===== run.sh =====
#!/bin/bash
# the make line also repeats each setting of config.mk as NAME=value (left out here)
make -C /OpenROAD-flow-scripts/flow DESIGN_CONFIG=/design/flow/config.mk WORK_HOME=/design/flow/orfs CLKGATE_MAP_FILE= finish

===== config.mk =====
export PLATFORM = sky130hd
export DESIGN_NAME = measure_sys
export DESIGN_NICKNAME = measure_sys
export VERILOG_FILES = /design/flow/design.v
export SDC_FILE = /design/flow/constraint.sdc
export NUM_CORES = 4
export LEC_CHECK = 0
export ABC_AREA = 1
export CAP_MARGIN = 5
export CORE_MARGIN = 2
export CORE_UTILIZATION = 72
export CTS_CLUSTER_DIAMETER = 227
export PLACE_DENSITY = 0.65
export SLEW_MARGIN = 20

===== constraint.sdc =====
create_clock -name core_clock -period 63.1 [get_ports {sys_clk}]
set_input_delay 12.6200 -clock core_clock [delete_from_list [all_inputs] [get_ports {sys_clk}]]
set_output_delay 12.6200 -clock core_clock [all_outputs]
set_load 0.01 [all_outputs]

===== design.v =====
`timescale 1ns / 1ps
module signed_unsigned_converter #(parameter WIDTH = 16) (
    input wire [WIDTH-1:0] data_in,   
    input wire is_signed,             
    output reg [WIDTH-1:0] data_out   
);
    reg signed [WIDTH-1:0] signed_data;    
    reg [WIDTH-1:0] unsigned_data;         
    always @(*) begin
        if (is_signed) begin
            signed_data = data_in;   
            unsigned_data = signed_data + (1 << (WIDTH-1));   
            data_out = unsigned_data;
        end else begin
            unsigned_data = data_in;   
            signed_data = unsigned_data - (1 << (WIDTH-1));   
            data_out = signed_data;
        end
    end
endmodule
module clk_divider #(
	parameter FRE_DIV = 2499				 
)(
    input clk,
    input rst_n,               
    output reg sample_en       
);
    localparam W = $clog2(FRE_DIV + 1);
    localparam [W-1:0] LAST = FRE_DIV;
    reg [W-1:0] clk_div;
    always @(posedge clk or negedge rst_n) begin
        if (!rst_n) begin
            clk_div <= {W{1'b0}};
            sample_en <= 1'b0;
        end else begin
            if (clk_div == LAST) begin
                clk_div <= {W{1'b0}};
                sample_en <= 1'b1;
            end else begin
                clk_div <= clk_div + 1'b1;
                sample_en <= 1'b0;
            end
        end
    end
endmodule
module wave_cal #(
    parameter N = 8,                        
    parameter SAMPLE_POINTS = 64,           
    parameter LOG_2_SAMPLE_POINTS = 6,      
    parameter JUDGE_THRESHOLD = 700,        
    parameter FRE_DIV = 1249                
)(
    input wire clk,
    input wire rst_n,
    input wire [N-1:0] data_in_unsigned,
    output reg signed[N-1:0] signal_dc_removed,   
    output reg unsigned[N-1:0] vpp,               
    output reg unsigned[N-1:0] dc_offset,         
    output reg [N-1:0] papr,                      
    output reg is_sine_wave                       
);
    localparam L = LOG_2_SAMPLE_POINTS;
    localparam SW = 2*N - 2 + L;
    localparam [L-1:0] LAST = SAMPLE_POINTS - 1;
    localparam [2*N-3:0] THR = JUDGE_THRESHOLD;
    reg [L-1:0] sample_count_dc;
    reg unsigned[N-1:0] max_value;
    reg unsigned[N-1:0] min_value;
    wire [N:0] max_plus_min = {1'b0, max_value} + {1'b0, min_value};
    wire sample_clk;
    reg [SW-1:0] sum_squares;
    reg [L-1:0] sample_count_id;
    clk_divider #(.FRE_DIV (FRE_DIV)) clk_divider_inst(
        .clk(clk),
        .rst_n(rst_n),
        .sample_en(sample_clk)
    );
    always @(posedge clk or negedge rst_n) begin
        if (!rst_n) begin
            sample_count_dc <= {L{1'b0}};
            max_value <= {N{1'b0}};
            min_value <= {N{1'b1}};
            vpp <= {N{1'b0}};
            dc_offset <= {N{1'b0}};
        end else if (sample_clk) begin
            if (data_in_unsigned > max_value)
                max_value <= data_in_unsigned;
            if (data_in_unsigned < min_value)
                min_value <= data_in_unsigned;
            if (sample_count_dc == LAST) begin
                vpp <= max_value - min_value;
                dc_offset <= max_plus_min[N:1];    
                max_value <= {N{1'b0}};
                min_value <= {N{1'b1}};
                sample_count_dc <= {L{1'b0}};
            end else begin
                sample_count_dc <= sample_count_dc + 1'b1;
            end
        end
    end
    always @(posedge clk or negedge rst_n) begin
        if (!rst_n) begin
            signal_dc_removed <= {N{1'b0}};
        end else if (|dc_offset) begin
            signal_dc_removed <= data_in_unsigned - dc_offset;
        end
    end
    wire signed [2*N-1:0] dc_sq_full = signal_dc_removed * signal_dc_removed;
    wire [2*N-2:0] dc_sq = dc_sq_full[2*N-2:0];
    wire [2*N-1:0] vpp_squared = vpp * vpp;                      
    wire [2*N-4:0] vpp_squared_scaled = vpp_squared[2*N-1:3];    
    wire [SW-L-1:0] valid = sum_squares[SW-1:L];                  
    wire [SW-L-1:0] err_vpp_valid = (valid > vpp_squared_scaled) ?
                                    valid - vpp_squared_scaled :
                                    vpp_squared_scaled - valid;
    wire [2*N-1:0] papr_q = vpp_squared / valid;
    always @(posedge clk or negedge rst_n) begin
        if (!rst_n) begin
            sum_squares <= {SW{1'b0}};
            sample_count_id <= {L{1'b0}};
            is_sine_wave <= 1'b0;
            papr <= {N{1'b0}};
        end else if (sample_clk) begin
            sum_squares <= sum_squares + dc_sq;
            if (sample_count_id == LAST) begin
                if (|valid) papr <= papr_q[N-1:0];
                else papr <= {N{1'b0}};
                is_sine_wave <= (err_vpp_valid < THR);
                sum_squares <= {SW{1'b0}};
                sample_count_id <= {L{1'b0}};
            end else
                sample_count_id <= sample_count_id + 1'b1;
        end
    end
endmodule
module wave_rectifier #( parameter N = 8)(
    input clk,
    input rst_n,
    input signed[N-1:0] signal_dc_removed,
    output reg signal_rectified  	 
);
    always @(posedge clk or negedge rst_n) begin
        if (!rst_n) begin
            signal_rectified <= 1'b0;
        end else begin
			signal_rectified <= ~signal_dc_removed[N-1] & (|signal_dc_removed[N-2:0]);
        end
    end
endmodule
module frequency_counter  #(
	parameter MEASURE_CLK_CNT = 200,		 
	parameter MEASURE_CLK = 20000            
)(
    input clk,
    input sample_en,
    input rst_n,
    input signal_in,          	 
    output [15:0] freq_out 	     
);
    localparam CW = $clog2(MEASURE_CLK_CNT + 1);           
    localparam EW = $clog2(MEASURE_CLK_CNT / 2 + 1);       
    localparam MW = $clog2(MEASURE_CLK + 1);
    localparam PW = $clog2((MEASURE_CLK_CNT / 2) * MEASURE_CLK + 1);
    localparam QW = $clog2(MEASURE_CLK / 2 + 1);
    localparam [CW-1:0] CNT_LAST = MEASURE_CLK_CNT;
    localparam [MW-1:0] MCLK = MEASURE_CLK;
    reg signal_prev;           
    reg [CW-1:0] count_clk;    
    reg [EW-1:0] count_signal; 
    reg [CW-1:0] N1;           
    reg [EW-1:0] N2;           
    reg [QW-1:0] freq_q;
    assign freq_out = freq_q;
    always @(posedge clk or negedge rst_n) begin
        if (!rst_n) begin
            signal_prev <= 1'b0;
        end else if (sample_en) begin
            signal_prev <= signal_in;
        end
    end
    always @(posedge clk or negedge rst_n) begin
        if (!rst_n) begin
            count_clk <= {CW{1'b0}};
            count_signal <= {EW{1'b0}};
            N1 <= {CW{1'b0}};
            N2 <= {EW{1'b0}};
        end else if (sample_en) begin
            count_clk <= count_clk + 1'b1;
            if (signal_in && !signal_prev) begin
                count_signal <= count_signal + 1'b1;
            end
            if (count_clk == CNT_LAST) begin
                N1 <= count_clk;
                N2 <= count_signal;
                count_clk <= {CW{1'b0}};
                count_signal <= {EW{1'b0}};
            end
        end
    end
    wire [PW-1:0] num = N2 * MCLK;
    wire [PW-1:0] quo = num / N1;
    always @(posedge clk or negedge rst_n) begin
        if (!rst_n) begin
            freq_q <= {QW{1'b0}};
        end else if (sample_en && (|N1)) begin
            freq_q <= quo[QW-1:0];
        end
    end
endmodule
module ma_measure #(
	parameter N=8
)(
    input        clk,
    input        sample_en,
    input        rst_n,
	input        ma_measure_enable,
    input  		[N-1:0] vpp,       
    output  	[7:0] ma           
);
    reg [N+13:0] vpp_mult;    
    reg [N+13:0] sum;
    reg [N:0]    ma_temp;
    reg [6:0]    ma_r;
    assign ma = {1'b0, ma_r};
    wire [N+13:0] v = vpp;
    wire [N+17:0] sum22 = sum * 5'd22;
    always @(posedge clk or negedge rst_n) begin
        if (!rst_n) begin
            vpp_mult <= {(N+14){1'b0}};
            sum      <= {(N+14){1'b0}};
            ma_temp  <= {(N+1){1'b0}};
            ma_r     <= 7'd0;
        end else if (sample_en && ma_measure_enable)begin
            vpp_mult <= (v << 13) + (v << 10) + (v << 9) + (v << 8) + (v << 4);
            sum <= vpp_mult + 13'd7143;
            ma_temp <= sum22[N+17:17];
            if (ma_temp < 7'd30)
                ma_r <= 7'd30;
            else if (ma_temp > 7'd100)
                ma_r <= 7'd100;
            else
                ma_r <= ma_temp[6:0];
        end else if (sample_en) ma_r <= 7'd0;
    end
endmodule
module mf_measure#(
	parameter N=16,
	parameter FW=16
)(
    input        clk,
    input        sample_en,
    input        rst_n,
	input        mf_measure_enable,
	input       [FW-1:0] fm_freq,   
    input  		[N-1:0] vpp,        
    output 	    [7:0] mf            
);
    reg [N+9:0] vpp_mult;    
    reg [N+9:0] mf_temp;
    reg [5:0]   mf_r;
    assign mf = {2'b00, mf_r};
    wire [N+9:0] v = vpp;
    wire [N+9:0] quo = vpp_mult / fm_freq;
    always @(posedge clk or negedge rst_n) begin
        if (!rst_n) begin
            vpp_mult <= {(N+10){1'b0}};
            mf_temp  <= {(N+10){1'b0}};
            mf_r     <= 6'd0;
        end else if (sample_en && mf_measure_enable)begin
			vpp_mult <= (v << 10) - (v << 4) - (v << 3);
            mf_temp <= (|fm_freq) ? quo : {(N+10){1'b0}};
            if (mf_temp < 6'd10)
                mf_r <= 6'd10;
            else if (mf_temp > 6'd50)
                mf_r <= 6'd50;
            else
                mf_r <= mf_temp[5:0];
        end
    end
endmodule
module measure #(
	parameter N=8,
	parameter WAVE_DIV=249
	)(
	input clk,
	input sample_en,
	input rst_n,
	input [N-1:0] signal_in_unsigned,
	input ma_measure_enable,
	input mf_measure_enable,
    output is_sine_wave,      		 
	output [15:0] freq_out,
	output [N-1:0]papr,				 
	output unsigned[N-1:0] vpp,
	output unsigned[N-1:0] dc_offset,
	output [7:0] ma,
	output [7:0] mf
);
    wire signed[N-1:0] signal_dc_removed;   	 
 	wire signal_rectified;
	wave_cal #(
		.N(N),
		.SAMPLE_POINTS(512),
		.LOG_2_SAMPLE_POINTS(9),
		.JUDGE_THRESHOLD(700),
		.FRE_DIV(WAVE_DIV)
	)wave_cal_inst(
		.clk(clk),
	    .rst_n(rst_n),
	    .data_in_unsigned(signal_in_unsigned),
	    .signal_dc_removed(signal_dc_removed),
	    .vpp(vpp),
		.dc_offset(dc_offset),
		.papr(papr),
	    .is_sine_wave(is_sine_wave)
	);
 	wave_rectifier #(.N(N)) wave_rectifier_inst(
		.clk(clk),
		.rst_n(rst_n),
		.signal_dc_removed(signal_dc_removed),
		.signal_rectified(signal_rectified)
	);
	frequency_counter #(
		.MEASURE_CLK_CNT(400),
		.MEASURE_CLK(20000)
	)frequency_counter_inst(
		.clk(clk),
		.sample_en(sample_en),
		.rst_n(rst_n),
		.signal_in(signal_rectified),
		.freq_out(freq_out)
	);
	ma_measure #(
		.N(N)
	)ma_measure_inst(
		.clk(clk),
		.sample_en(sample_en),
		.rst_n(rst_n),
		.ma_measure_enable(is_sine_wave & ma_measure_enable),
		.vpp(vpp),
		.ma(ma)
	);
	mf_measure #(
		.N(N),
		.FW(14)
	)mf_measure_inst(
		.clk(clk),
		.sample_en(sample_en),
		.rst_n(rst_n),
		.mf_measure_enable(mf_measure_enable),
		.fm_freq(freq_out[13:0]),
		.vpp(vpp),
		.mf(mf)
	);
endmodule
module data_sele(
    input sys_clk,
    input sys_rst_n,
    input [7:0]askdemod_vpp,
    input [9:0]fskdemod_vpp,
    input [7:0]pskdemod_vpp,
    input [7:0]askdemod_dc_offset,
    input [7:0]ask_papr,
    input [9:0]fsk_papr,
    input [7:0]psk_papr,
    input ask_is_sine_wave,
	input fsk_is_sine_wave,
	input [7:0] askdemod_data,
	input [9:0] fskdemod_data,
	input [7:0] pskdemod_data,
	input [39:0] fir_data_out,
	input [15:0] ask_freq_out,
	input [15:0] fsk_freq_out,
	input [15:0] psk_freq_out,
	input [7:0] ma,
    output reg[7:0] demod_data,
    output [7:0] uart_mod_type,
    output [15:0] uart_demod_fre
);
    reg [2:0]  mod_type;
    reg [13:0] demod_fre;
    assign uart_mod_type = {5'd0, mod_type};
    assign uart_demod_fre = {2'd0, demod_fre};
    always @(posedge sys_clk or negedge sys_rst_n) begin
        if(!sys_rst_n)begin
            demod_data <= 8'd0;
            mod_type <= 3'd0;
            demod_fre <= 14'd0;
        end
        else begin
            if(askdemod_dc_offset < 8'd60) begin
                if(ask_papr > 8'd5)begin
                    if(ma >= 8'd30 && ma <= 8'd35)
                        demod_data <= {askdemod_data[6:0], 1'b0};
                    else demod_data <= askdemod_data;
                    demod_fre <= ask_freq_out[13:0];
                    mod_type <= 3'd1;                    
                end
                else begin
                    demod_data <= askdemod_data;
                    demod_fre <= ask_freq_out[13:0];
                    mod_type <= 3'd2;                    
                end
            end
            else if(fsk_papr >= 10'd20)begin
                demod_data <= pskdemod_data;
                mod_type <= 3'd5;                        
                demod_fre <= psk_freq_out[13:0];
            end
            else if(fsk_papr >= 10'd5)begin
                demod_fre <= fsk_freq_out[13:0];
                mod_type <= 3'd3;                        
                if(fsk_freq_out <= 16'd1500)begin
                    demod_data <= {~fskdemod_data[7], fskdemod_data[4:0], 2'b00};
                end
                else if(fsk_freq_out <= 16'd2500)begin
                    demod_data <= {~fskdemod_data[7], fskdemod_data[5:0], 1'b0};
                end
                else demod_data <= {~fskdemod_data[7], fskdemod_data[6:0]};
            end
            else if(|fsk_papr)begin
                demod_data <= fskdemod_data[9:2];
                demod_fre <= fsk_freq_out[13:0];
                mod_type <= 3'd4;                        
            end
            else begin
                mod_type <= 3'd6;                        
            end
        end
    end
endmodule
module measure_sys(
	input            sys_clk,
	input            sys_rst_n,
	input      [7:0] askdemod_data,    
	input      [9:0] fsk_demod,        
	input      [7:0] pskdemod_data,    
	output     [7:0] demod_data,
	output     [7:0] uart_mod_type,
	output    [15:0] uart_demod_fre,
	output     [7:0] uart_mod_depth,
	output reg [7:0] uart_delta_freq
);
	localparam SAMPLE_DIV = 249;   
	localparam WAVE_DIV   = 24;    
	wire [8:0] fskdemod_data_9;
	wire [9:0] fskdemod_data_10;
	wire [7:0] ma;
	wire [7:0] mf;
	wire ask_is_sine_wave;
	wire fsk_is_sine_wave;
	wire [7:0] askdemod_vpp;
	wire [9:0] fskdemod_vpp;
	wire [7:0] pskdemod_vpp;
	wire [7:0] askdemod_dc_offset;
	wire [7:0] ask_papr;
	wire [9:0] fsk_papr;
	wire [7:0] psk_papr;
	wire [15:0] ask_freq_out;
	wire [15:0] fsk_freq_out;
	wire [15:0] psk_freq_out;
	signed_unsigned_converter #(9) signed_unsigned_converter_fsk2(
		.data_in(fsk_demod[8:0]),
		.is_signed(1'b1),
		.data_out(fskdemod_data_9)
	);
	signed_unsigned_converter #(10) signed_unsigned_converter_fsk3(
		.data_in(fsk_demod),
		.is_signed(1'b1),
		.data_out(fskdemod_data_10)
	);
	wire sample_en;
	clk_divider #(.FRE_DIV(SAMPLE_DIV)) clk_divider_inst(
		.clk(sys_clk),
		.rst_n(sys_rst_n),
		.sample_en(sample_en)
	);
	measure #(.N(8), .WAVE_DIV(WAVE_DIV)) measure_ask(
		.clk(sys_clk),
		.sample_en(sample_en),
		.rst_n(sys_rst_n),
		.signal_in_unsigned(askdemod_data),
		.ma_measure_enable(1'b1),
		.mf_measure_enable(1'b0),
		.is_sine_wave(ask_is_sine_wave),
		.freq_out(ask_freq_out),
		.papr(ask_papr),
		.vpp(askdemod_vpp),
		.dc_offset(askdemod_dc_offset),
		.ma(ma),
		.mf()
	);
	measure #(.N(9), .WAVE_DIV(WAVE_DIV)) measure_fsk(
		.clk(sys_clk),
		.sample_en(sample_en),
		.rst_n(sys_rst_n),
		.signal_in_unsigned(fskdemod_data_9),
		.ma_measure_enable(1'b0),
		.mf_measure_enable(1'b1),
		.is_sine_wave(fsk_is_sine_wave),
		.freq_out(fsk_freq_out),
		.papr(fsk_papr[8:0]),
		.vpp(fskdemod_vpp[8:0]),
		.dc_offset(),
		.ma(),
		.mf(mf)
	);
	assign fsk_papr[9] = 1'b0;
	assign fskdemod_vpp[9] = 1'b0;
	measure #(.N(8), .WAVE_DIV(WAVE_DIV)) measure_psk(
		.clk(sys_clk),
		.sample_en(sample_en),
		.rst_n(sys_rst_n),
		.signal_in_unsigned(pskdemod_data),
		.ma_measure_enable(1'b0),
		.mf_measure_enable(1'b0),
		.is_sine_wave(),
		.freq_out(psk_freq_out),
		.papr(psk_papr),
		.vpp(pskdemod_vpp),
		.dc_offset(),
		.ma(),
		.mf()
	);
	data_sele data_sele_inst(
		.sys_clk(sys_clk),
		.sys_rst_n(sys_rst_n),
		.askdemod_vpp(askdemod_vpp),
		.fskdemod_vpp(fskdemod_vpp),
		.pskdemod_vpp(pskdemod_vpp),
		.ask_papr(ask_papr),
		.fsk_papr(fsk_papr),
		.psk_papr(psk_papr),
		.askdemod_dc_offset(askdemod_dc_offset),
		.ask_is_sine_wave(ask_is_sine_wave),
		.fsk_is_sine_wave(fsk_is_sine_wave),
		.askdemod_data(askdemod_data),
		.fskdemod_data(fskdemod_data_10),
		.pskdemod_data(pskdemod_data),
		.fir_data_out(40'd0),
		.ma(ma),
		.ask_freq_out(ask_freq_out),
		.fsk_freq_out(fsk_freq_out),
		.psk_freq_out(psk_freq_out),
		.demod_data(demod_data),
		.uart_mod_type(uart_mod_type),
		.uart_demod_fre(uart_demod_fre)
	);
	reg [6:0] mod_depth;
	assign uart_mod_depth = {1'b0, mod_depth};
	wire [2:0] mod_type = uart_mod_type[2:0];
	always @(posedge sys_clk or negedge sys_rst_n) begin
		if (!sys_rst_n) begin
			mod_depth <= 7'd0;
			uart_delta_freq <= 8'd0;
		end
		else if (mod_type == 3'd1)
			mod_depth <= ma[6:0];
		else if (mod_type == 3'd3 || mod_type == 3'd4) begin
			mod_depth <= mf[6:0];
			if (mod_type == 3'd3)
				uart_delta_freq <= fskdemod_vpp[7:0];
		end
		else begin
			mod_depth <= 7'd0;
			uart_delta_freq <= 8'd0;
		end
	end
endmodule

==> impl_metrics.csv, run 1 <==
group,metric,value,unit
grt,grtUsageMet1,48.9,%
worst_setup_path,rr_startpoint,"measure_ask.frequency_counter_inst.N2[3]$_DFFE_PN0P_",
power_and_ir_drop,switching_share,28.5,%
die,die_area,0.132,sq mm
synthesis,ys_seq_elements,538,
synthesis,ys_area,0.0928,sq mm
final_layout,finalNonFillerCells,15200,
job,max-cap-violations,0,
hold_path,hold_depth,1,
drt,num_vias,90400,
synthesis,yosysMostFrequentCell,"nand2_1",
power_and_ir_drop,intPower,0.000617,W
synthesis,ys_top_logic_family,"adder cells",
power_and_ir_drop,leakage,55.1,nW
status,status,"finished clean",
die,die_h,363,microns
worst_setup_path,cpPeakStageDelay,0.65,ns
final_timing,finalCritPeriodShare,82.0,%
grt,grtUsageMet3,5.70,%
grt,antenna_found_initial,10,
clock_network,cts-root-buf,"clkbuf_16",
drt,dr.pass1.iters,9,
final_timing,finalSetupViolations,0,
power_and_ir_drop,p_per_area,8.88,mW/mm^2
synthesis,avgSynthCellArea,6.85,sq um
worst_setup_path,r2r_cells,300,
final_timing,tightest_slew,1.06,ns
placed_design,gp_congestion,0.991,
final_timing,max-slew-margin-rel,29.5,%
power_and_ir_drop,clkPwrFrac,47.8,%
worst_setup_path,start_kind,"flop",
synthesis,simple_gate_share,25.0,%
worst_setup_path,crit_buf_inv,43,
clock_network,clk_path_buf_depth,3,
power_and_ir_drop,powerSeq,0.000353,W
worst_setup_path,timing.rr.end,"measure_ask.frequency_counter_inst.freq_q[0]$_DFFE_PN0P_",
worst_setup_path,critPathTopFamily,"AND-OR/OR-AND gates",
die,initial_core_util,72.7,%
grt,busiest_layer,"met2",
final_timing,final-hold-violation-count,0,
hold_path,hp-class,"reg2reg",
synthesis,top_cell_area_share,19.8,%
synthesis,ys_async_sr_fraction,100,%
final_layout,fin_util,76.1,%
drt,wl_per_cell,16.4,microns
worst_setup_path,worst-setup-path-type,"reg2reg",
synthesis,ys_sh_aoi,17.0,%
drt,antenna_left,0,
final_timing,timing.fmax,19.3,MHz
final_layout,nets,15200,
power_and_ir_drop,maxPowerGroup,"clock",
hold_path,whs_endpoint,"measure_psk.wave_rectifier_inst.signal_rectified$_DFF_PN0_",
clock_network,cts_setup_buffers,0,
final_timing,skew,0.0433,ns
final_timing,setup_slack,11.37,ns
synthesis,muxShareOfSynthArea,0.156,%
power_and_ir_drop,p_clk,0.000412,W
grt,grt_pass1_wl,416000,microns
worst_setup_path,cp_slowest_cell,"dfrtp_1",
worst_setup_path,arrival,52.32,ns
clock_network,htreeDepth,3,
worst_setup_path,cp.required,63.69,ns
grt,grt_pass1_vias,87300,
worst_setup_path,cpMostUsedCell,"nand2_1",
drt,drc,0,
clock_network,cts_tree,"yes",
final_timing,rsz0062_at_grt,"no",
grt,overflow,0,
placed_design,io_buffers,67,
synthesis,netlist_instances,13600,
final_timing,fin_crit,51.73,ns
grt,grtUsageTotal,37.5,%
drt,viasPerCell,5.94,
clock_network,clk_pin_slew,0.06,ns
synthesis,yosysSeqAreaShare,14.5,%
placed_design,dp_worst_setup_slack,12.46,ns
final_timing,finalMaxSlewViolations,0,
drt,routed_wl,250000,microns
clock_network,cts_buffers,68,
final_layout,areaGrowthSynthToFinish,4.72,%
synthesis,synth.top_cells.by_count,"nand2_1, inv_1, ha_1, o21ai_0, nor2_1",
clock_network,cts.sinks,538,
placed_design,dp_cells,15100,
worst_setup_path,worstPathMaxFanout,21,
final_timing,timing.setup.tns,0,ns
synthesis,ff_type,"dfrtp_1",
hold_path,holdCritStartpoint,"measure_psk.wave_cal_inst.signal_dc_removed[7]$_DFFE_PN0P_",
synthesis,ys_cells,13600,
job,tool_warnings,125,
synthesis,synth-adder-area-share,25.0,%
synthesis,syn-cell-area,0.0928,sq mm
power_and_ir_drop,pg_comb,0.0000979,W
power_and_ir_drop,p_sw,0.000246,W
power_and_ir_drop,seqPwrFrac,40.9,%
die,ios,76,
clock_network,insertion_delay,0.70,ns
worst_setup_path,endpoint,"measure_ask.frequency_counter_inst.freq_q[0]$_DFFE_PN0P_",
die,row_count,131,
placed_design,hpwlAfterDp,197000,microns
worst_setup_path,regToRegSetupSlack,11.37,ns
worst_setup_path,cp-end-kind,"flop",
grt,grt_max_degree,136,
worst_setup_path,crit_start,"measure_ask.frequency_counter_inst.N2[3]$_DFFE_PN0P_",
die,core,0.128,sq mm
synthesis,xor_share,8.23,%
power_and_ir_drop,ir_worst_vdd,0.0000205,V
synthesis,yosys_warnings,15,
final_layout,nFillCells,10200,
grt,use_met2,62.8,%
synthesis,edf_count,0,
die,die-width,363,microns
synthesis,synth_cell_type_count,86,
clock_network,cts_resized,0,
synthesis,yosys.area.top_type,"ha_1",
worst_setup_path,path_depth,300,
drt,drt-initial-drc-count,7954,
final_timing,hold_slack,0.418,ns
synthesis,ys_top_cells_by_area,"ha_1, dfrtp_1, nand2_1, inv_1, o21ai_0",
clock_network,postCtsHoldBufs,0,
power_and_ir_drop,p_comb_share,11.3,%
[metrics by stage]
stage               power [W]  cell area (sq um)
CTS                  0.000865              97200
floorplan            0.000424              92900
global placement     0.000450              94900
global route         0.000892              97200
detailed placement   0.000454              94900
finish               0.000863              97200
[layout make-up]
type	instances	area, sq um	share of cell area, %
tap	1662	2080	2.14
inverter	2161	8120	8.36
sequential	538	13500	13.9
multi-input combinational	10600	70000	72.0
antenna	2	5.00	0.00515
timing repair buffer	139	1230	1.27
clock inverter	43	482	0.496
clock buffer	82	1810	1.87
[routing by layer]
metal	vias up	share of wire [%]	routed length [microns]
met5	-	0.035	88
met4	14	3.8	9380
met3	601	7.4	18600
met2	3035	46	114000
met1	42200	43	108000
li1	44500	-	-
==> inputs of run 2 (changes only) <==
Settings changed: ABC_AREA 1 to not set, CELL_PAD_IN_SITES_DETAIL_PLACEMENT set to 1, CORE_ASPECT_RATIO set to 0.93, CORE_MARGIN 2 to 6, CORE_UTILIZATION 72 to 51, CTS_CLUSTER_DIAMETER 227 to not set, CTS_CLUSTER_SIZE set to 75, GPL_ROUTABILITY_DRIVEN set to 0, MAX_ROUTING_LAYER set to met4, PLACE_DENSITY 0.65 to not set, PLACE_DENSITY_LB_ADDON set to 0.27, SLEW_MARGIN 20 to 40, TNS_END_PERCENT set to 5.
Clock period 63.1 ns to 100.0 ns, I/O delays scaled along.
==> run 2 against run 1 <==
The run now fails in global routing (5_1_grt); synthesized area shrank 1.5%; synthesized cell count is 15% lower; die size up 44%.
==> impl_metrics.csv, run 2 <==
group,metric,value,unit
status,status,"did not finish",
status,stop_stage,"global routing (5_1_grt)",
clock_network,clk_path_buf_depth,3,
die,die_h,420,microns
synthesis,xor_share,5.54,%
synthesis,yosysMostFrequentCell,"ha_1",
clock_network,cts.sinks,538,
synthesis,avgSynthCellArea,7.90,sq um
die,initial_core_util,51.5,%
synthesis,ys_cells,11600,
synthesis,netlist_instances,11600,
synthesis,ys_async_sr_fraction,100,%
die,ios,76,
synthesis,synth-adder-area-share,25.4,%
synthesis,simple_gate_share,20.4,%
clock_network,cts_buffers,70,
placed_design,hpwlAfterDp,248000,microns
synthesis,ys_top_logic_family,"AND-OR/OR-AND gates",
placed_design,dp_worst_setup_slack,38.29,ns
synthesis,muxShareOfSynthArea,3.37,%
synthesis,syn-cell-area,0.0915,sq mm
synthesis,edf_count,0,
die,row_count,149,
synthesis,yosysSeqAreaShare,14.8,%
synthesis,synth.top_cells.by_count,"ha_1, nand2_1, nor2_1, inv_1, o21ai_0",
die,die_area,0.190,sq mm
synthesis,top_cell_area_share,20.1,%
die,die-width,451,microns
synthesis,ys_seq_elements,538,
synthesis,ff_type,"dfrtp_1",
clock_network,postCtsHoldBufs,0,
die,core,0.178,sq mm
clock_network,cts_resized,0,
clock_network,cts_setup_buffers,0,
placed_design,io_buffers,67,
synthesis,ys_area,0.0915,sq mm
synthesis,yosys.area.top_type,"ha_1",
synthesis,yosys_warnings,15,
clock_network,htreeDepth,3,
synthesis,ys_top_cells_by_area,"ha_1, dfrtp_1, fa_1, o21a_1, nand2_1",
clock_network,cts-root-buf,"clkbuf_16",
synthesis,ys_sh_aoi,25.7,%
synthesis,synth_cell_type_count,136,
run 2: through the flow:
step                      power (W)  cells  util, %  area (sq um)  hold WS (ns)
after floorplan            0.000240  11600        -         91500         0.396
after detailed placement   0.000255  13800     53.3         94600         0.443
after CTS                  0.000555  13900     54.7         97200         0.486
after global placement     0.000252  13800     53.2         94600         0.442
==> inputs of run 3 (changes only) <==
Settings changed: ABC_AREA set to 1, CAP_MARGIN 5 to 20, CELL_PAD_IN_SITES_DETAIL_PLACEMENT 1 to not set, CORE_ASPECT_RATIO 0.93 to not set, CORE_MARGIN 6 to 2, CORE_UTILIZATION 51 to 64, CTS_CLUSTER_SIZE 75 to 99, GPL_ROUTABILITY_DRIVEN 0 to not set, MAX_ROUTING_LAYER met4 to not set, PLACE_DENSITY_LB_ADDON 0.27 to not set, SLEW_MARGIN 40 to 20, TNS_END_PERCENT 5 to not set.
Clock period 100.0 ns to 34.9 ns, I/O delays scaled along.
==> run 3 against run 2 <==
The flow again stops in global routing (5_1_grt); synthesized area rose by 1.5%; die size fell by 22%; synthesized cell count rose by 17%.
==> impl_metrics.csv, run 3 <==
group,metric,value,unit
synthesis,top_cell_area_share,19.8,%
status,status,"did not finish",
synthesis,yosys.area.top_type,"ha_1",
synthesis,muxShareOfSynthArea,0.156,%
synthesis,synth_cell_type_count,86,
clock_network,postCtsHoldBufs,0,
placed_design,gp_congestion,0.988,
synthesis,synth.top_cells.by_count,"nand2_1, inv_1, ha_1, o21ai_0, nor2_1",
grt,grtUsageTotal,109,%
synthesis,yosysSeqAreaShare,14.5,%
placed_design,dp_cells,18300,
die,die_area,0.148,sq mm
clock_network,cts_buffers,69,
clock_network,cts-root-buf,"clkbuf_16",
synthesis,ff_type,"dfrtp_1",
synthesis,ys_seq_elements,538,
clock_network,clk_path_buf_depth,3,
synthesis,ys_async_sr_fraction,100,%
synthesis,netlist_instances,13600,
synthesis,ys_sh_aoi,17.0,%
synthesis,simple_gate_share,25.0,%
clock_network,htreeDepth,3,
die,die-width,385,microns
synthesis,edf_count,0,
die,initial_core_util,64.5,%
synthesis,ys_area,0.0928,sq mm
status,toolErrorMsg,"[ERROR GRT-0232] Routing congestion too high. Check the congestion heatmap in the GUI.",
placed_design,hpwlAfterDp,240000,microns
die,ios,76,
synthesis,yosysMostFrequentCell,"nand2_1",
synthesis,syn-cell-area,0.0928,sq mm
die,core,0.144,sq mm
status,stop_stage,"global routing (5_1_grt)",
synthesis,synth-adder-area-share,25.0,%
clock_network,cts.sinks,538,
die,row_count,139,
grt,overflow,17000,
placed_design,io_buffers,67,
synthesis,yosys_warnings,15,
die,die_h,385,microns
synthesis,xor_share,8.23,%
synthesis,ys_top_logic_family,"adder cells",
synthesis,avgSynthCellArea,6.85,sq um
synthesis,ys_top_cells_by_area,"ha_1, dfrtp_1, nand2_1, inv_1, o21ai_0",
synthesis,ys_cells,13600,
-- run 3: layer usage --
metal,global-route usage (%),GRT overflow
met4,120,3064
met2,142,12900
met3,89.1,491
met1,93.9,532
met5,77.2,35
-- run 3: per-stage QoR --
stage          instance area, sq um  setup TNS, ns  hold slack [ns]  worst slack [ns]  util, %
2_1_floorplan                 95000         -41.59            0.400             -5.45        -
3_3_place_gp                 119000         -25.90            0.434             -3.98     82.7
3_5_place_dp                 119000         -49.43            0.452             -5.80     82.7
4_1_cts                      130000         -23.29            0.461             -4.04     90.2
-- run 3: repair_timing --
action	4_1_cts
setup endpoints to repair	19
buffers inserted	842
pin swaps	617
gates cloned	9
gates resized	547
==> inputs of run 4 (changes only) <==
Settings changed: ABC_AREA 1 to not set, CAP_MARGIN 20 to 0, CELL_PAD_IN_SITES_GLOBAL_PLACEMENT set to 0, CORE_ASPECT_RATIO set to 0.98, CORE_UTILIZATION 64 to 72, CTS_CLUSTER_SIZE 99 to not set, GPL_ROUTABILITY_DRIVEN set to 0, MAX_ROUTING_LAYER set to met4, MIN_ROUTING_LAYER set to met1, PLACE_DENSITY_LB_ADDON set to 0.19, SETUP_SLACK_MARGIN set to 5.0.
Clock period 34.9 ns to 49.3 ns, I/O delays scaled along.
==> run 4 against run 3 <==
The run again fails in global routing (5_1_grt); synthesized cell count decreased by 15%; die size fell by 12%; synthesized area down 1.5%.
==> impl_metrics.csv, run 4 <==
group,metric,value,unit
synthesis,simple_gate_share,20.4,%
placed_design,hpwlAfterDp,203000,microns
die,core,0.126,sq mm
synthesis,ys_sh_aoi,25.7,%
die,initial_core_util,72.5,%
synthesis,top_cell_area_share,20.1,%
synthesis,ys_top_logic_family,"AND-OR/OR-AND gates",
synthesis,yosys_warnings,15,
synthesis,synth.top_cells.by_count,"ha_1, nand2_1, nor2_1, inv_1, o21ai_0",
die,die_area,0.130,sq mm
status,status,"did not finish",
synthesis,xor_share,5.54,%
synthesis,synth-adder-area-share,25.4,%
synthesis,edf_count,0,
synthesis,ys_async_sr_fraction,100,%
synthesis,avgSynthCellArea,7.90,sq um
clock_network,cts.sinks,538,
placed_design,io_buffers,67,
synthesis,yosys.area.top_type,"ha_1",
synthesis,ys_top_cells_by_area,"ha_1, dfrtp_1, fa_1, o21a_1, nand2_1",
grt,overflow,817,
synthesis,synth_cell_type_count,136,
synthesis,ff_type,"dfrtp_1",
synthesis,ys_area,0.0915,sq mm
clock_network,cts-root-buf,"clkbuf_16",
synthesis,syn-cell-area,0.0915,sq mm
synthesis,muxShareOfSynthArea,3.37,%
synthesis,ys_cells,11600,
status,toolErrorMsg,"[ERROR GRT-0232] Routing congestion too high. Check the congestion heatmap in the GUI.",
die,row_count,129,
synthesis,ys_seq_elements,538,
placed_design,dpl_cell_area,0.0968,sq mm
clock_network,clk_path_buf_depth,3,
synthesis,yosysMostFrequentCell,"ha_1",
die,ios,76,
die,die-width,364,microns
die,die_h,357,microns
clock_network,cts_buffers,68,
status,stop_stage,"global routing (5_1_grt)",
synthesis,yosysSeqAreaShare,14.8,%
grt,grtUsageTotal,74.0,%
synthesis,netlist_instances,11600,
clock_network,htreeDepth,3,
==> run 4: through the flow <==
stage	util, %	worst slack (ns)	setup TNS, ns	cells	hold WS [ns]
CTS	82.9	2.51	0	14000	0.488
global placement	76.7	0.598	0	13300	0.449
floorplan	-	1.26	0	11600	0.396
detailed placement	76.7	-1.15	-2.62	13300	0.470
==> run 4: layer usage <==
| layer | overflow | GRT usage (%) |
|---|---|---|
| met5 | - | - |
| met3 | 72 | 56.8 |
| met1 | 69 | 73.3 |
| met2 | 430 | 90.1 |
| met4 | 246 | 69.1 |
==> run 4: timing repair <==
action                                  4_1_cts
gates resized                               346
hold buffers                                  0
endpoints found under the setup margin       13
setup buffers                               505
gates cloned                                  9
pin swaps                                   358
==> inputs of run 5 (changes only) <==
Settings changed: CAP_MARGIN 0 to 20, CELL_PAD_IN_SITES_GLOBAL_PLACEMENT 0 to not set, CORE_ASPECT_RATIO 0.98 to not set, GPL_ROUTABILITY_DRIVEN 0 to not set, MAX_ROUTING_LAYER met4 to not set, MIN_ROUTING_LAYER met1 to not set, PLACE_DENSITY_LB_ADDON 0.19 to 0.15, SETUP_SLACK_MARGIN 5.0 to not set.
Clock period 49.3 ns to 45.0 ns, I/O delays scaled along.
==> run 5 against run 4 <==
The run again fails in global routing (5_1_grt); synthesized area unchanged; die size about the same; synthesized cell count unchanged.
==> impl_metrics.csv, run 5 <==
group,metric,value,unit
clock_network,clk_path_buf_depth,3,
synthesis,xor_share,5.54,%
placed_design,dpl_cell_area,0.107,sq mm
synthesis,ys_sh_aoi,25.7,%
placed_design,io_buffers,67,
grt,grtUsageTotal,67.5,%
synthesis,syn-cell-area,0.0915,sq mm
die,ios,76,
synthesis,synth_cell_type_count,136,
synthesis,top_cell_area_share,20.1,%
status,status,"did not finish",
synthesis,ys_top_cells_by_area,"ha_1, dfrtp_1, fa_1, o21a_1, nand2_1",
synthesis,synth-adder-area-share,25.4,%
die,core,0.126,sq mm
synthesis,simple_gate_share,20.4,%
die,initial_core_util,72.7,%
die,die-width,360,microns
placed_design,dp_worst_setup_slack,-2.71,ns
synthesis,yosys_warnings,15,
die,row_count,130,
placed_design,dp_cells,14600,
grt,overflow,17,
clock_network,cts_buffers,60,
clock_network,htreeDepth,2,
synthesis,yosysMostFrequentCell,"ha_1",
synthesis,yosysSeqAreaShare,14.8,%
clock_network,cts-root-buf,"clkbuf_16",
synthesis,ys_seq_elements,538,
status,stop_stage,"global routing (5_1_grt)",
synthesis,synth.top_cells.by_count,"ha_1, nand2_1, nor2_1, inv_1, o21ai_0",
status,toolErrorMsg,"[ERROR GRT-0116] Global routing finished with congestion. Check the congestion regions in the DRC Viewer.",
synthesis,yosys.area.top_type,"ha_1",
synthesis,ff_type,"dfrtp_1",
synthesis,edf_count,0,
clock_network,cts.sinks,538,
synthesis,ys_area,0.0915,sq mm
synthesis,netlist_instances,11600,
synthesis,avgSynthCellArea,7.90,sq um
placed_design,hpwlAfterDp,232000,microns
synthesis,ys_async_sr_fraction,100,%
placed_design,gp_congestion,1.02,
die,die_area,0.130,sq mm
synthesis,ys_cells,11600,
die,die_h,360,microns
synthesis,muxShareOfSynthArea,3.37,%
synthesis,ys_top_logic_family,"AND-OR/OR-AND gates",
[run 5: per-stage QoR]
step / util (%) / power, W
floorplan: - / 0.000534
global placement: 84.9 / 0.000557
detailed placement: 84.9 / 0.000561
CTS: 89.8 / 0.00108
[run 5: timing repair]
action	CTS
resized	264
gates cloned	5
hold buffers	0
setup endpoints to repair	9
buffers inserted	389
pin swaps	309
[run 5: routing by layer]
layer / overflow / track usage (%)
met3: 6 / 47.7
met5: 1 / 22.0
met1: 0 / 67.0
met2: 4 / 88.9
met4: 6 / 65.1
==> inputs of run 6 (changes only) <==
Settings changed: ABC_AREA set to 1, CAP_MARGIN 20 to 5, CORE_UTILIZATION 72 to 70, CTS_CLUSTER_DIAMETER set to 216, PLACE_DENSITY_LB_ADDON 0.15 to not set.
Clock period 45.0 ns to 35.8 ns, I/O delays scaled along.
==> run 6 against run 5 <==
The flow stops in clock tree synthesis (4_1_cts); synthesized cell count up 17%; die size increased by 4.3%; synthesized area rose by 1.5%.
==> impl_metrics.csv, run 6 <==
group,metric,value,unit
synthesis,muxShareOfSynthArea,0.156,%
die,die_h,368,microns
synthesis,yosys_warnings,15,
synthesis,ys_seq_elements,538,
synthesis,yosys.area.top_type,"ha_1",
synthesis,avgSynthCellArea,6.85,sq um
synthesis,ys_sh_aoi,17.0,%
synthesis,ys_area,0.0928,sq mm
synthesis,yosysSeqAreaShare,14.5,%
placed_design,gp_congestion,1.01,
status,stop_stage,"clock tree synthesis (4_1_cts)",
synthesis,synth_cell_type_count,86,
placed_design,hpwlAfterDp,254000,microns
die,core,0.132,sq mm
synthesis,ys_top_logic_family,"adder cells",
synthesis,simple_gate_share,25.0,%
synthesis,netlist_instances,13600,
synthesis,yosysMostFrequentCell,"nand2_1",
synthesis,xor_share,8.23,%
die,die-width,368,microns
status,status,"did not finish",
synthesis,ys_async_sr_fraction,100,%
die,initial_core_util,70.5,%
synthesis,ff_type,"dfrtp_1",
synthesis,syn-cell-area,0.0928,sq mm
synthesis,synth-adder-area-share,25.0,%
synthesis,ys_cells,13600,
synthesis,ys_top_cells_by_area,"ha_1, dfrtp_1, nand2_1, inv_1, o21ai_0",
die,ios,76,
synthesis,top_cell_area_share,19.8,%
die,row_count,133,
status,toolErrorMsg,"[ERROR DPL-0033] detailed placement checks failed during check placement.",
synthesis,edf_count,0,
placed_design,io_buffers,67,
die,die_area,0.136,sq mm
synthesis,synth.top_cells.by_count,"nand2_1, inv_1, ha_1, o21ai_0, nor2_1",
-- run 6: metrics by stage --
stage	setup WS [ns]	hold slack (ns)	cell area [sq um]	std cells
global placement	-2.60	0.433	118000	18000
detailed placement	-5.66	0.452	118000	18000
floorplan	-4.57	0.400	94900	13600
==> inputs of run 7 (changes only) <==
Settings changed: CAP_MARGIN 5 to 20, CORE_UTILIZATION 70 to 72, CTS_CLUSTER_DIAMETER 216 to 389, CTS_CLUSTER_SIZE set to 98, HOLD_SLACK_MARGIN set to -0.07, PLACE_DENSITY set to 0.39, TNS_END_PERCENT set to 15.
Clock period 35.8 ns to 35.0 ns, I/O delays scaled along.
==> run 7 against run 6 <==
The run fails in global routing (5_1_grt); die size decreased by 2.7%; synthesized cell count unchanged; synthesized area did not move.
==> impl_metrics.csv, run 7 <==
group,metric,value,unit
status,status,"did not finish",
status,stop_stage,"global routing (5_1_grt)",
status,toolErrorMsg,"[ERROR GRT-0116] Global routing finished with congestion. Check the congestion regions in the DRC Viewer.",
grt,overflow,7415,
grt,grtUsageTotal,97.1,%
placed_design,io_buffers,67,
synthesis,ys_sh_aoi,17.0,%
synthesis,yosysMostFrequentCell,"nand2_1",
synthesis,avgSynthCellArea,6.85,sq um
synthesis,muxShareOfSynthArea,0.156,%
synthesis,xor_share,8.23,%
synthesis,ys_async_sr_fraction,100,%
clock_network,cts.sinks,538,
synthesis,simple_gate_share,25.0,%
synthesis,synth_cell_type_count,86,
synthesis,yosys_warnings,15,
clock_network,clk_path_buf_depth,3,
placed_design,dp_worst_setup_slack,-7.80,ns
die,die_area,0.132,sq mm
synthesis,syn-cell-area,0.0928,sq mm
clock_network,htreeDepth,1,
synthesis,top_cell_area_share,19.8,%
synthesis,ys_cells,13600,
synthesis,ff_type,"dfrtp_1",
die,die_h,363,microns
clock_network,cts-root-buf,"clkbuf_16",
synthesis,synth-adder-area-share,25.0,%
synthesis,synth.top_cells.by_count,"nand2_1, inv_1, ha_1, o21ai_0, nor2_1",
placed_design,gp_congestion,1.00,
clock_network,cts_buffers,9,
synthesis,ys_seq_elements,538,
synthesis,yosys.area.top_type,"ha_1",
synthesis,ys_area,0.0928,sq mm
clock_network,postCtsHoldBufs,0,
synthesis,ys_top_logic_family,"adder cells",
placed_design,dp_cells,18100,
placed_design,hpwlAfterDp,275000,microns
synthesis,ys_top_cells_by_area,"ha_1, dfrtp_1, nand2_1, inv_1, o21ai_0",
die,die-width,363,microns
die,core,0.128,sq mm
die,row_count,131,
synthesis,netlist_instances,13600,
die,initial_core_util,72.7,%
synthesis,yosysSeqAreaShare,14.5,%
die,ios,76,
synthesis,edf_count,0,
==> run 7: what timing repair did <==
| action | 4_1_cts |
|---|---|
| pin swaps | 369 |
| buffers inserted | 355 |
| gates cloned | 6 |
| gates resized | 454 |
| endpoints found under the setup margin | 23 |
==> run 7: metal layers <==
metal  overflow  track usage (%)
met1        692             90.0
met2       4571              115
met3        580             85.4
met4       1534              103
met5         38             69.2
==> run 7: per-stage QoR <==
stage	utilization [%]	setup TNS (ns)	total power, W	area, sq um
3_5_place_dp	92.3	-85.97	0.000829	118000
4_1_cts	95.8	-56.85	0.00107	122000
3_3_place_gp	92.3	-28.95	0.000810	118000
2_1_floorplan	-	-63.52	0.000765	93800
==> inputs of run 8 (changes only) <==
Settings changed: ABC_AREA 1 to 0, CORE_UTILIZATION 72 to 69, CTS_CLUSTER_DIAMETER 389 to 214, CTS_CLUSTER_SIZE 98 to not set, HOLD_SLACK_MARGIN -0.07 to not set, PLACE_DENSITY 0.39 to not set, TNS_END_PERCENT 15 to not set.
Clock period 35.0 ns to 36.8 ns, I/O delays scaled along.
==> run 8 against run 7 <==
Synthesized area fell by 1.5%; die size rose by 2.8%; synthesized cell count down 15%; the run fails in clock tree synthesis (4_1_cts).
==> impl_metrics.csv, run 8 <==
group,metric,value,unit
synthesis,edf_count,0,
die,die-width,368,microns
synthesis,yosys.area.top_type,"ha_1",
synthesis,syn-cell-area,0.0915,sq mm
synthesis,top_cell_area_share,20.1,%
synthesis,ys_sh_aoi,25.7,%
synthesis,ys_cells,11600,
synthesis,ys_async_sr_fraction,100,%
synthesis,yosys_warnings,15,
synthesis,yosysSeqAreaShare,14.8,%
die,initial_core_util,69.6,%
synthesis,netlist_instances,11600,
synthesis,synth.top_cells.by_count,"ha_1, nand2_1, nor2_1, inv_1, o21ai_0",
synthesis,yosysMostFrequentCell,"ha_1",
die,die_h,368,microns
die,die_area,0.136,sq mm
status,stop_stage,"clock tree synthesis (4_1_cts)",
placed_design,gp_congestion,0.992,
placed_design,io_buffers,67,
placed_design,hpwlAfterDp,261000,microns
die,row_count,133,
synthesis,synth_cell_type_count,136,
placed_design,dp_cells,16000,
synthesis,ff_type,"dfrtp_1",
synthesis,ys_area,0.0915,sq mm
synthesis,ys_top_logic_family,"AND-OR/OR-AND gates",
synthesis,simple_gate_share,20.4,%
status,status,"did not finish",
synthesis,xor_share,5.54,%
synthesis,synth-adder-area-share,25.4,%
synthesis,muxShareOfSynthArea,3.37,%
status,toolErrorMsg,"[ERROR DPL-0033] detailed placement checks failed during check placement.",
die,ios,76,
die,core,0.131,sq mm
synthesis,ys_seq_elements,538,
synthesis,ys_top_cells_by_area,"ha_1, dfrtp_1, fa_1, o21a_1, nand2_1",
synthesis,avgSynthCellArea,7.90,sq um
-- run 8: per-stage QoR --
step / setup slack [ns] / util, % / instance area, sq um
2_1_floorplan: -11.03 / - / 94500
3_3_place_gp: -8.73 / 89.2 / 117000
3_5_place_dp: -10.47 / 89.2 / 117000
==> inputs of run 9 (changes only) <==
Settings changed: ABC_AREA 0 to 1, CTS_CLUSTER_DIAMETER 214 to not set, SETUP_SLACK_MARGIN set to 4.39.
Clock period 36.8 ns to 36.9 ns, I/O delays scaled along.
==> run 9 against run 8 <==
The run fails in global routing (5_1_grt); synthesized cell count is 17% higher; die size grew 1.5%; synthesized area is 1.5% higher.
==> impl_metrics.csv, run 9 <==
group,metric,value,unit
synthesis,ys_top_logic_family,"adder cells",
die,core,0.133,sq mm
synthesis,ys_sh_aoi,17.0,%
synthesis,ys_cells,13600,
clock_network,clk_path_buf_depth,3,
synthesis,synth_cell_type_count,86,
synthesis,simple_gate_share,25.0,%
clock_network,cts-root-buf,"clkbuf_16",
synthesis,syn-cell-area,0.0928,sq mm
synthesis,avgSynthCellArea,6.85,sq um
synthesis,synth.top_cells.by_count,"nand2_1, inv_1, ha_1, o21ai_0, nor2_1",
die,initial_core_util,69.6,%
synthesis,yosysSeqAreaShare,14.5,%
synthesis,ys_top_cells_by_area,"ha_1, dfrtp_1, nand2_1, inv_1, o21ai_0",
synthesis,ys_async_sr_fraction,100,%
grt,grtUsageTotal,99.8,%
die,die_h,371,microns
status,status,"did not finish",
synthesis,xor_share,8.23,%
die,die-width,371,microns
die,ios,76,
synthesis,top_cell_area_share,19.8,%
status,stop_stage,"global routing (5_1_grt)",
synthesis,netlist_instances,13600,
placed_design,hpwlAfterDp,236000,microns
clock_network,cts_buffers,66,
clock_network,cts.sinks,538,
synthesis,synth-adder-area-share,25.0,%
synthesis,edf_count,0,
placed_design,dp_worst_setup_slack,-3.91,ns
synthesis,yosys.area.top_type,"ha_1",
clock_network,postCtsHoldBufs,0,
grt,overflow,9998,
status,toolErrorMsg,"[ERROR GRT-0116] Global routing finished with congestion. Check the congestion regions in the DRC Viewer.",
die,row_count,134,
synthesis,yosys_warnings,15,
synthesis,yosysMostFrequentCell,"nand2_1",
synthesis,ys_area,0.0928,sq mm
placed_design,io_buffers,67,
synthesis,ff_type,"dfrtp_1",
placed_design,gp_congestion,0.971,
synthesis,muxShareOfSynthArea,0.156,%
clock_network,htreeDepth,3,
synthesis,ys_seq_elements,538,
die,die_area,0.137,sq mm
## run 9: repair_timing
action	4_1_cts
setup buffers	1288
endpoints found under the setup margin	28
gates cloned	10
pin swaps	808
gates resized	819
## run 9: metal layers
metal / GRT overflow / GRT usage [%]
met1: 320 / 89.1
met2: 7466 / 125
met3: 237 / 81.7
met4: 1956 / 109
met5: 19 / 66.2
## run 9: stage by stage
stage                     instances  area, sq um
after detailed placement      17500       114000
after floorplan               13600        95000
after CTS                     18900       129000
after global placement        17500       114000
==> inputs of run 10 (changes only) <==
Settings changed: CAP_MARGIN 20 to 0, CORE_UTILIZATION 69 to 72, CTS_CLUSTER_DIAMETER set to 194, PLACE_DENSITY set to 0.65, SETUP_SLACK_MARGIN 4.39 to 3.8.
Clock period 36.9 ns to 41.3 ns, I/O delays scaled along.
==> run 10 against run 9 <==
Synthesized cell count stayed put; synthesized area stayed put; die size is 4.1% lower; the flow again stops in global routing (5_1_grt).
==> impl_metrics.csv, run 10 <==
group,metric,value,unit
die,die_area,0.132,sq mm
clock_network,postCtsHoldBufs,0,
synthesis,edf_count,0,
synthesis,syn-cell-area,0.0928,sq mm
synthesis,muxShareOfSynthArea,0.156,%
clock_network,cts-root-buf,"clkbuf_16",
synthesis,ys_sh_aoi,17.0,%
synthesis,synth_cell_type_count,86,
clock_network,cts.sinks,538,
placed_design,io_buffers,67,
synthesis,ys_seq_elements,538,
synthesis,yosys_warnings,15,
status,stop_stage,"global routing (5_1_grt)",
synthesis,yosysSeqAreaShare,14.5,%
synthesis,ff_type,"dfrtp_1",
die,core,0.128,sq mm
die,row_count,131,
synthesis,netlist_instances,13600,
synthesis,top_cell_area_share,19.8,%
die,die_h,363,microns
synthesis,ys_top_logic_family,"adder cells",
status,status,"did not finish",
clock_network,clk_path_buf_depth,3,
synthesis,avgSynthCellArea,6.85,sq um
placed_design,hpwlAfterDp,202000,microns
die,die-width,363,microns
clock_network,htreeDepth,3,
clock_network,cts_buffers,68,
placed_design,gp_congestion,0.981,
status,toolErrorMsg,"[ERROR GRT-0232] Routing congestion too high. Check the congestion heatmap in the GUI.",
synthesis,ys_top_cells_by_area,"ha_1, dfrtp_1, nand2_1, inv_1, o21ai_0",
synthesis,ys_async_sr_fraction,100,%
synthesis,xor_share,8.23,%
synthesis,simple_gate_share,25.0,%
synthesis,ys_area,0.0928,sq mm
die,initial_core_util,72.7,%
synthesis,synth.top_cells.by_count,"nand2_1, inv_1, ha_1, o21ai_0, nor2_1",
synthesis,yosys.area.top_type,"ha_1",
die,ios,76,
synthesis,synth-adder-area-share,25.0,%
synthesis,yosysMostFrequentCell,"nand2_1",
grt,overflow,1458,
grt,grtUsageTotal,75.2,%
synthesis,ys_cells,13600,
==> run 10: stage by stage <==
step | instance area, sq um | utilization [%] | setup slack [ns] | std cells
floorplan | 94300 | - | 0.816 | 13600
global placement | 97300 | 76.2 | -0.909 | 15300
detailed placement | 97300 | 76.2 | -2.63 | 15300
CTS | 105000 | 82.1 | 1.79 | 15900
==> run 10: metal layers <==
layer,GRT usage [%],overflow
met5,43.2,14
met4,68.7,317
met3,59.5,162
met2,92.9,817
met1,75.8,148
==> run 10: timing repair <==
item / CTS
endpoints found under the setup margin: 17
setup buffers: 494
pin swaps: 348
gates resized: 365
cloned: 20
==> inputs of run 11 (changes only) <==
Settings changed: ABC_AREA 1 to not set, CELL_PAD_IN_SITES_GLOBAL_PLACEMENT set to 0, CORE_ASPECT_RATIO set to 0.98, CORE_UTILIZATION 72 to 66, CTS_CLUSTER_DIAMETER 194 to not set, GPL_ROUTABILITY_DRIVEN set to 1, MAX_ROUTING_LAYER set to met4, MIN_ROUTING_LAYER set to met1, PLACE_DENSITY 0.65 to not set, SETUP_SLACK_MARGIN 3.8 to -2.0.
Clock period 41.3 ns to 42.6 ns, I/O delays scaled along.
==> run 11 against run 10 <==
The flow again stops in global routing (5_1_grt); die size grew 7.4%; synthesized cell count shrank 15%; synthesized area shrank 1.5%.
==> impl_metrics.csv, run 11 <==
group,metric,value,unit
status,status,"did not finish",
status,stop_stage,"global routing (5_1_grt)",
status,toolErrorMsg,"[ERROR GRT-0232] Routing congestion too high. Check the congestion heatmap in the GUI.",
synthesis,edf_count,0,
placed_design,gp_congestion,1.01,
synthesis,ys_async_sr_fraction,100,%
die,row_count,135,
clock_network,clk_path_buf_depth,3,
synthesis,ys_cells,11600,
synthesis,synth-adder-area-share,25.4,%
die,die-width,380,microns
grt,grtUsageTotal,71.7,%
synthesis,ys_top_logic_family,"AND-OR/OR-AND gates",
synthesis,synth_cell_type_count,136,
synthesis,yosysMostFrequentCell,"ha_1",
die,die_area,0.142,sq mm
synthesis,xor_share,5.54,%
synthesis,top_cell_area_share,20.1,%
synthesis,syn-cell-area,0.0915,sq mm
synthesis,yosys_warnings,15,
synthesis,ys_top_cells_by_area,"ha_1, dfrtp_1, fa_1, o21a_1, nand2_1",
die,core,0.138,sq mm
placed_design,io_buffers,67,
synthesis,muxShareOfSynthArea,3.37,%
placed_design,hpwlAfterDp,249000,microns
synthesis,ys_area,0.0915,sq mm
die,initial_core_util,66.4,%
synthesis,yosysSeqAreaShare,14.8,%
synthesis,synth.top_cells.by_count,"ha_1, nand2_1, nor2_1, inv_1, o21ai_0",
synthesis,avgSynthCellArea,7.90,sq um
synthesis,netlist_instances,11600,
synthesis,ys_seq_elements,538,
placed_design,dpl_cell_area,0.114,sq mm
die,ios,76,
clock_network,cts_buffers,66,
clock_network,htreeDepth,3,
synthesis,ys_sh_aoi,25.7,%
synthesis,yosys.area.top_type,"ha_1",
clock_network,cts-root-buf,"clkbuf_16",
clock_network,cts.sinks,538,
grt,overflow,281,
synthesis,ff_type,"dfrtp_1",
die,die_h,373,microns
synthesis,simple_gate_share,20.4,%
==> run 11: per-layer routing <==
layer | track usage [%] | overflow
met5 | - | -
met4 | 63.3 | 99
met3 | 52.2 | 43
met2 | 89.6 | 113
met1 | 72.5 | 26
==> run 11: timing repair <==
item | 4_1_cts
gates resized | 312
pin swaps | 375
gates cloned | 1
endpoints found under the setup margin | 9
setup buffers | 352
hold buffers | 0
==> run 11: stage by stage <==
stage	util [%]	power, W	setup TNS [ns]	cells	setup slack (ns)
floorplan	-	0.000564	-27.51	11600	-5.44
global placement	82.4	0.000590	-17.14	15700	-3.53
detailed placement	82.4	0.000595	-34.82	15700	-5.00
CTS	87.0	0.00125	-25.06	16100	-3.94
==> inputs of run 12 (changes only) <==
Settings changed: CAP_MARGIN 0 to 20, CELL_PAD_IN_SITES_GLOBAL_PLACEMENT 0 to not set, CORE_ASPECT_RATIO 0.98 to not set, CORE_UTILIZATION 66 to 40, GPL_ROUTABILITY_DRIVEN 1 to not set, MAX_ROUTING_LAYER met4 to not set, MIN_ROUTING_LAYER met1 to not set, SETUP_SLACK_MARGIN -2.0 to not set.
Clock period 42.6 ns to 100.0 ns, I/O delays scaled along.
==> run 12 against run 11 <==
The run now finishes clean; synthesized cell count is the same; die size increased by 64%; synthesized area is the same.
==> impl_metrics.csv, run 12 <==
group,metric,value,unit
final_layout,nFillCells,22800,
synthesis,avgSynthCellArea,7.90,sq um
synthesis,synth_cell_type_count,136,
synthesis,top_cell_area_share,20.1,%
synthesis,synth-adder-area-share,25.4,%
synthesis,synth.top_cells.by_count,"ha_1, nand2_1, nor2_1, inv_1, o21ai_0",
grt,grtUsageTotal,21.3,%
drt,wl_per_cell,17.4,microns
grt,grt_pass1_vias,82800,
power_and_ir_drop,p_comb_share,5.1,%
hold_path,hold_depth,2,
clock_network,cts_buffers,74,
power_and_ir_drop,seqPwrFrac,40.7,%
clock_network,cts.sinks,538,
synthesis,ff_type,"dfrtp_1",
drt,top_signal_layer_used,"met5",
worst_setup_path,cpMostUsedCell,"o21a_1",
drt,drt-initial-drc-count,4542,
worst_setup_path,path_depth,239,
die,die_h,482,microns
clock_network,insertion_delay,0.70,ns
synthesis,simple_gate_share,20.4,%
worst_setup_path,timing.rr.end,"measure_fsk.frequency_counter_inst.freq_q[0]$_DFFE_PN0P_",
worst_setup_path,start_kind,"flop",
die,row_count,175,
final_layout,nets,13200,
synthesis,ys_top_cells_by_area,"ha_1, dfrtp_1, fa_1, o21a_1, nand2_1",
placed_design,io_buffers,67,
clock_network,clk_path_buf_depth,3,
clock_network,htreeDepth,3,
power_and_ir_drop,p_per_area,5.53,mW/mm^2
die,die-width,482,microns
drt,wl_met2,119000,microns
drt,drc,0,
synthesis,syn-cell-area,0.0915,sq mm
power_and_ir_drop,p_sw,0.000133,W
final_layout,area.combinational,0.0737,sq mm
synthesis,edf_count,0,
final_timing,fin_crit,60.93,ns
power_and_ir_drop,clkPwrFrac,54.3,%
final_timing,max-slew-margin-rel,26.7,%
power_and_ir_drop,powerSeq,0.000221,W
synthesis,ys_sh_aoi,25.7,%
clock_network,postCtsHoldBufs,0,
synthesis,yosysMostFrequentCell,"ha_1",
drt,met3_length,7970,microns
placed_design,hpwlAfterDp,201000,microns
final_timing,tightest_slew,1.09,ns
final_layout,areaGrowthSynthToFinish,7.35,%
hold_path,holdCritStartpoint,"measure_ask.frequency_counter_inst.freq_q[4]$_DFFE_PN0P_",
power_and_ir_drop,power,0.000544,W
clock_network,cts-root-buf,"clkbuf_16",
synthesis,yosysSeqAreaShare,14.8,%
synthesis,ys_top_logic_family,"AND-OR/OR-AND gates",
die,initial_core_util,40.3,%
synthesis,yosys_warnings,15,
worst_setup_path,worst-setup-path-type,"reg2reg",
worst_setup_path,cp.required,100.56,ns
synthesis,muxShareOfSynthArea,3.37,%
job,tool_warnings,126,
job,max-cap-violations,0,
drt,antenna_left,0,
clock_network,cts_resized,0,
worst_setup_path,r2r_cells,239,
worst_setup_path,critPathTopFamily,"AND-OR/OR-AND gates",
power_and_ir_drop,leakage,44.8,nW
power_and_ir_drop,pg_comb,0.0000276,W
grt,overflow,0,
drt,drt-met1-wl,119000,microns
grt,grt_max_degree,136,
synthesis,yosys.area.top_type,"ha_1",
power_and_ir_drop,switching_share,24.5,%
power_and_ir_drop,intPower,0.000411,W
drt,viasPerCell,5.78,
drt,dr.pass1.iters,5,
hold_path,whs_endpoint,"measure_ask.frequency_counter_inst.freq_q[4]$_DFFE_PN0P_",
synthesis,ys_async_sr_fraction,100,%
worst_setup_path,worstPathMaxFanout,23,
worst_setup_path,cp-end-kind,"flop",
power_and_ir_drop,p_clk,0.000295,W
clock_network,cts_tree,"yes",
power_and_ir_drop,maxPowerGroup,"clock",
die,ios,76,
final_timing,rsz0062_at_grt,"no",
grt,grt_pass1_wl,419000,microns
worst_setup_path,crit_buf_inv,7,
worst_setup_path,endpoint,"measure_fsk.frequency_counter_inst.freq_q[0]$_DFFE_PN0P_",
worst_setup_path,rr_startpoint,"measure_fsk.frequency_counter_inst.N2[3]$_DFFE_PN0P_",
clock_network,clk_pin_slew,0.06,ns
synthesis,netlist_instances,11600,
clock_network,cts_setup_buffers,0,
synthesis,ys_cells,11600,
final_timing,finalSetupViolations,0,
worst_setup_path,regToRegSetupSlack,39.07,ns
final_timing,timing.fmax,16.4,MHz
final_timing,skew,0.0416,ns
final_timing,finalCritPeriodShare,60.9,%
status,status,"finished clean",
final_timing,timing.setup.tns,0,ns
worst_setup_path,cp_slowest_cell,"a21oi_1",
final_timing,finalMaxSlewViolations,0,
die,core,0.227,sq mm
worst_setup_path,arrival,61.49,ns
hold_path,hp-class,"reg2reg",
worst_setup_path,crit_start,"measure_fsk.frequency_counter_inst.N2[3]$_DFFE_PN0P_",
synthesis,ys_area,0.0915,sq mm
synthesis,xor_share,5.54,%
power_and_ir_drop,ir_worst_vdd,0.0000121,V
die,die_area,0.233,sq mm
final_layout,flop_area,0.0135,sq mm
placed_design,gp_congestion,0.892,
drt,num_vias,84200,
final_timing,hold_slack,0.472,ns
synthesis,ys_seq_elements,538,
drt,routed_wl,253000,microns
grt,antenna_found_initial,2,
final_timing,final-hold-violation-count,0,
worst_setup_path,cpPeakStageDelay,0.77,ns
## run 12: through the flow
| step | setup WS, ns | cell area, sq um | util (%) | std cells |
|---|---|---|---|---|
| 3_3_place_gp | 41.13 | 95500 | 42.0 | 14400 |
| 2_1_floorplan | 47.31 | 91500 | - | 11600 |
| 6_report | 39.07 | 98200 | 43.2 | 14600 |
| 5_1_grt | 34.26 | 98200 | 43.2 | 14600 |
| 4_1_cts | 39.72 | 98200 | 43.2 | 14600 |
| 3_5_place_dp | 39.96 | 95500 | 42.0 | 14400 |
## run 12: cell type report
type,count,area share (%)
multi-input combinational,9910,75.1
antenna,1,0.00255
sequential,538,13.7
tap,3009,3.83
inverter,797,3.05
clock inverter,35,0.596
timing repair buffer,187,1.62
clock buffer,99,2.10
## run 12: layer usage
layer  vias to the layer above  global-route usage (%)
met5                         -                       0
met4                         2                    5.81
met3                       372                    1.81
met2                      1451                    37.0
met1                     40200                    28.3
li1                      42200                       -
No activity file was given, so power comes from the tool's default toggle rates.
